## IOTDF
module IOTDF( clk, rst, in_en, iot_in, fn_sel, busy, valid, iot_out);
Settings: LEC_CHECK=0, CAP_MARGIN=20, CORE_MARGIN=2, CORE_UTILIZATION=70, CTS_CLUSTER_DIAMETER=313, CTS_CLUSTER_SIZE=24, HOLD_SLACK_MARGIN=0.29, SETUP_SLACK_MARGIN=0.68, SLEW_MARGIN=20; clock period 2.28 ns.
run.sh (not shown) runs the stock make flow with config.mk's settings and CLKGATE_MAP_FILE=.
The starting point ended with an error in global routing (5_1_grt).
Edit:
- CTS_CLUSTER_DIAMETER: 313 -> default
- CTS_CLUSTER_SIZE: 24 -> 33
- HOLD_SLACK_MARGIN: 0.29 -> default
- MAX_ROUTING_LAYER: default -> met4
- SETUP_SLACK_MARGIN: 0.68 -> default
- clock period: 2.28 -> 2.74 ns (I/O delays scaled with it)
=> Now the flow produced a layout that fails on setup timing; die size is unchanged; area after synthesis does not change; synthesized cell count stays the same.
Edit:
- CTS_CLUSTER_SIZE: 33 -> 25
- clock period: 2.74 -> 3.93 ns (I/O delays scaled with it)
Effect:
- With this change the flow ran to the end with no violations
- power came out lower by about 33%
- sequential share of layout area rises by 2.2 points
- register-to-register slack gains 600 ps
- cell count fell by about 5%
- global-route usage falls by 1.9 points
- worst setup slack gets better by 600 ps
- area after synthesis does not change
- critical path depth grows by 1
- final area came out lower by 5.7%
- sequential power goes down by about 30%
- worst hold slack gets better by 87 ps
Edit:
- CORE_UTILIZATION: 70 -> 40
- CTS_CLUSTER_SIZE: 25 -> default
- MAX_ROUTING_LAYER: met4 -> default
- clock period: 3.93 -> 5.0 ns (I/O delays scaled with it)
=> Critical path depth stays the same; global-route usage drops by 22 points; worst setup slack gets better by 630 ps; die size goes up by well over a third; core utilization is lower by 34 points; cell area came out higher slightly; via count goes down by a few percent; combinational power falls by about a fifth; first-iteration DRC count drops by about a fifth; maximum frequency goes down by roughly a tenth; count of clock-buffer cells in the layout rose by 4.


Starting RTL as in the previous note.
Settings: LEC_CHECK=0, ABC_AREA=0, CAP_MARGIN=25, CELL_PAD_IN_SITES_DETAIL_PLACEMENT=1, CORE_MARGIN=2, CORE_UTILIZATION=25, CTS_CLUSTER_DIAMETER=389, GPL_ROUTABILITY_DRIVEN=1, MAX_ROUTING_LAYER=met5, MIN_ROUTING_LAYER=met1, PLACE_DENSITY_LB_ADDON=0.09, SLEW_MARGIN=20, TNS_END_PERCENT=15; clock period 5.51 ns.
The first run ran to the end with no violations.
Rerun with:
Settings changed: ABC_AREA 0 to not set, CAP_MARGIN 25 to 20, CELL_PAD_IN_SITES_DETAIL_PLACEMENT 1 to not set, CORE_UTILIZATION 25 to 9, CTS_CLUSTER_DIAMETER 389 to not set, GPL_ROUTABILITY_DRIVEN 1 to not set, MAX_ROUTING_LAYER met5 to not set, MIN_ROUTING_LAYER met1 to not set, PLACE_DENSITY_LB_ADDON 0.09 to not set, TNS_END_PERCENT 15 to not set.
Clock period 5.51 ns to 6.84 ns, I/O delays scaled along.
=> Final area increases by 8.0%; total power decreases by 22%; sequential cell count stays the same; die size increases to 2.8 times its value; wire length decreases by 9.6%.


Starting RTL as in the previous note.
Settings: LEC_CHECK=0, CAP_MARGIN=20, CORE_MARGIN=2, CORE_UTILIZATION=70, CTS_CLUSTER_DIAMETER=313, CTS_CLUSTER_SIZE=24, HOLD_SLACK_MARGIN=-0.04, SLEW_MARGIN=20; clock period 2.21 ns.
The first run stopped in global routing (5_1_grt).
Next try:
- CORE_UTILIZATION: 70 -> 10
- CTS_CLUSTER_DIAMETER: 313 -> default
- CTS_CLUSTER_SIZE: 24 -> default
- HOLD_SLACK_MARGIN: -0.04 -> default
- clock period: 2.21 -> 7.94 ns (I/O delays scaled with it)
Outcome: Now the flow completed with no timing, DRC or antenna violations; area after synthesis is unchanged; synthesized cell count is unchanged; die size went up to 6.9 times its value.
Next try:
- ABC_AREA: default -> 1
- CORE_UTILIZATION: 10 -> 72
- PLACE_DENSITY_LB_ADDON: default -> 0.02
- clock period: 7.94 -> 3.93 ns (I/O delays scaled with it)
Result: Routed wire length shrinks by 2.0%. Power grows to 2.6 times its value. Via count grows by 25%.
Next try:
- ABC_AREA: 1 -> default
- CTS_CLUSTER_DIAMETER: default -> 376
- CTS_CLUSTER_SIZE: default -> 25
- HOLD_SLACK_MARGIN: default -> 0.29
- MAX_ROUTING_LAYER: default -> met4
- PLACE_DENSITY_LB_ADDON: 0.02 -> 0.03
- SETUP_SLACK_MARGIN: default -> -0.39
Outcome: Worst hold slack stays flat. Sequential share of layout area grows by 2.3 points. Power shrinks by about 33%. Global-route usage shrinks by 3.7 points. Die area shrinks by about 3%. Maximum frequency shrinks by 3.7%. Cell area shrinks by about 5.5%. Routed wire length shrinks by 13%.


## lagoon
Starting RTL as in the previous note.
Settings: LEC_CHECK=0, ABC_AREA=1, CAP_MARGIN=20, CORE_MARGIN=2, CORE_UTILIZATION=68, CTS_CLUSTER_DIAMETER=359, GPL_ROUTABILITY_DRIVEN=1, MAX_ROUTING_LAYER=met4, MIN_ROUTING_LAYER=met1, SETUP_SLACK_MARGIN=0.08, SLEW_MARGIN=20, TNS_END_PERCENT=95; clock period 2.27 ns.
As the logs show, lagoon stopped at global routing after a tool error, so it never reached the end of the flow.
Changes in ember relative to lagoon:
==> flow/config.mk <==
export PLATFORM = sky130hd
export DESIGN_NAME = IOTDF
export DESIGN_NICKNAME = IOTDF
export VERILOG_FILES = /design/flow/design.v
export SDC_FILE = /design/flow/constraint.sdc
export NUM_CORES = 4
export LEC_CHECK = 0
export CAP_MARGIN = 20
export CORE_MARGIN = 2
export CORE_UTILIZATION = 66
export MAX_ROUTING_LAYER = met4
export SLEW_MARGIN = 20
==> flow/constraint.sdc <==
create_clock -name core_clock -period 2.94 [get_ports {clk}]
set_input_delay 0.5880 -clock core_clock [delete_from_list [all_inputs] [get_ports {clk}]]
set_output_delay 0.5880 -clock core_clock [all_outputs]
set_load 0.01 [all_outputs]
Results
ember finished all stages; the layout is clean.
ember vs lagoon: chip area from the yosys synthesis statistics down in ember
[ember vs lagoon] global placement routability congestion: lower in ember
Where summed instance area of the synthesized netlist is concerned, lagoon is outperformed by ember.
ember vs. lagoon: die size now sits at about the same level, cell count after synthesis now sits lower.
Changes in cedar relative to ember:
-- flow/config.mk --
<<< ember, line 8
export CAP_MARGIN = 20
export CORE_MARGIN = 2
export CORE_UTILIZATION = 66
export MAX_ROUTING_LAYER = met4
export SLEW_MARGIN = 20
>>> cedar, line 8
export CAP_MARGIN = 20
export CORE_MARGIN = 2
export CORE_UTILIZATION = 65
export SLEW_MARGIN = 20
==> flow/constraint.sdc <==
create_clock -name core_clock -period 3.93 [get_ports {clk}]
set_input_delay 0.7860 -clock core_clock [delete_from_list [all_inputs] [get_ports {clk}]]
set_output_delay 0.7860 -clock core_clock [all_outputs]
set_load 0.01 [all_outputs]
==> results <==
When the final numbers for ember and cedar were put side by side, the chip height turned out to be smaller in ember.
In the metrics for ember and cedar, the one carrying the lower overall power after layout is cedar.
Fraction of power spent switching nets for cedar is higher than for ember.
On worst setup slack: cedar sits above ember.
Relative to ember, maximum clock rate has decreased by 50 MHz in cedar.
On first-pass GRT wire length: cedar sits below ember.
Final worst hold slack: cedar higher than ember
cedar vs. ember: non-clock buffer instance count of the final layout went down by about 40%.


IOTDF again, from the RTL that the note above started with.
clock: 3.43 ns
lec_check: 0
abc_area: 1
cap_margin: 20
core_margin: 2
core_utilization: 58
gpl_routability_driven: 0
max_routing_layer: met5
min_routing_layer: met1
place_density_lb_addon: 0.21
setup_slack_margin: 0.08
slew_margin: 20
tns_end_percent: 20
==> next run, changes <==
--- a/flow/config.mk
+++ b/flow/config.mk
@@ -12 +12,2 @@
-export GPL_ROUTABILITY_DRIVEN = 0
+export CTS_CLUSTER_SIZE = 73
+export GPL_ROUTABILITY_DRIVEN = 1
==> flow/constraint.sdc (replaced) <==
create_clock -name core_clock -period 3.27 [get_ports {clk}]
set_input_delay 0.6540 -clock core_clock [delete_from_list [all_inputs] [get_ports {clk}]]
set_output_delay 0.6540 -clock core_clock [all_outputs]
set_load 0.01 [all_outputs]
Result: The changed run went through all stages and came out clean. Routed wire length grows by a few percent. Power grows by a little under a tenth. Area after synthesis does not change. Sequential power increases by a few percent. Setup slack improves by 0.12 ns.
==> next run, changes <==
--- a/flow/config.mk
+++ b/flow/config.mk
@@ -8 +8 @@
-export ABC_AREA = 1
+export ABC_AREA = 0
@@ -11 +11 @@
-export CORE_UTILIZATION = 58
+export CORE_UTILIZATION = 61
@@ -17 +17 @@
-export SETUP_SLACK_MARGIN = 0.08
+export SETUP_SLACK_MARGIN = 0.62
Outcome:
- cell count falls by 16%
- final area stays flat
- maximum frequency rises by 7.3%
- utilization climbs by 5.7 points
- routed wire length falls by 13%
- area after synthesis goes down by 3.0%
- via count shrinks by 12%
- power came out lower by 23%
- count of clock-buffer cells in the layout rose by 7
- worst setup slack gains 0.19 ns
==> next run, changes <==
--- a/flow/config.mk
+++ b/flow/config.mk
@@ -8 +8 @@
-export ABC_AREA = 0
+export ABC_AREA = 1
@@ -11,2 +11 @@
-export CORE_UTILIZATION = 61
-export CTS_CLUSTER_SIZE = 73
+export CORE_UTILIZATION = 58
@@ -16,2 +15 @@
-export PLACE_DENSITY_LB_ADDON = 0.21
-export SETUP_SLACK_MARGIN = 0.62
+export SETUP_SLACK_MARGIN = 0.08
==> flow/constraint.sdc (replaced) <==
create_clock -name core_clock -period 2.08 [get_ports {clk}]
set_input_delay 0.4160 -clock core_clock [delete_from_list [all_inputs] [get_ports {clk}]]
set_output_delay 0.4160 -clock core_clock [all_outputs]
set_load 0.01 [all_outputs]
Effect: The changed run completed and failed the layout checks on setup timing. Maximum frequency came out higher by about 10%. Power came out higher by about 150%. Global-route usage came out higher by 5.3 points. Design area came out higher by about 17%. First-iteration DRC count came out higher by about 44%. Clock power came out higher by 60%. Cell count came out higher by 30%. Sequential share of layout area came out lower by 5.4 points. Clock skew came out lower by 0.020 ns. Critical path depth came out higher by 7. Hold slack is about the same.
Power and IR drop assume default switching activity.
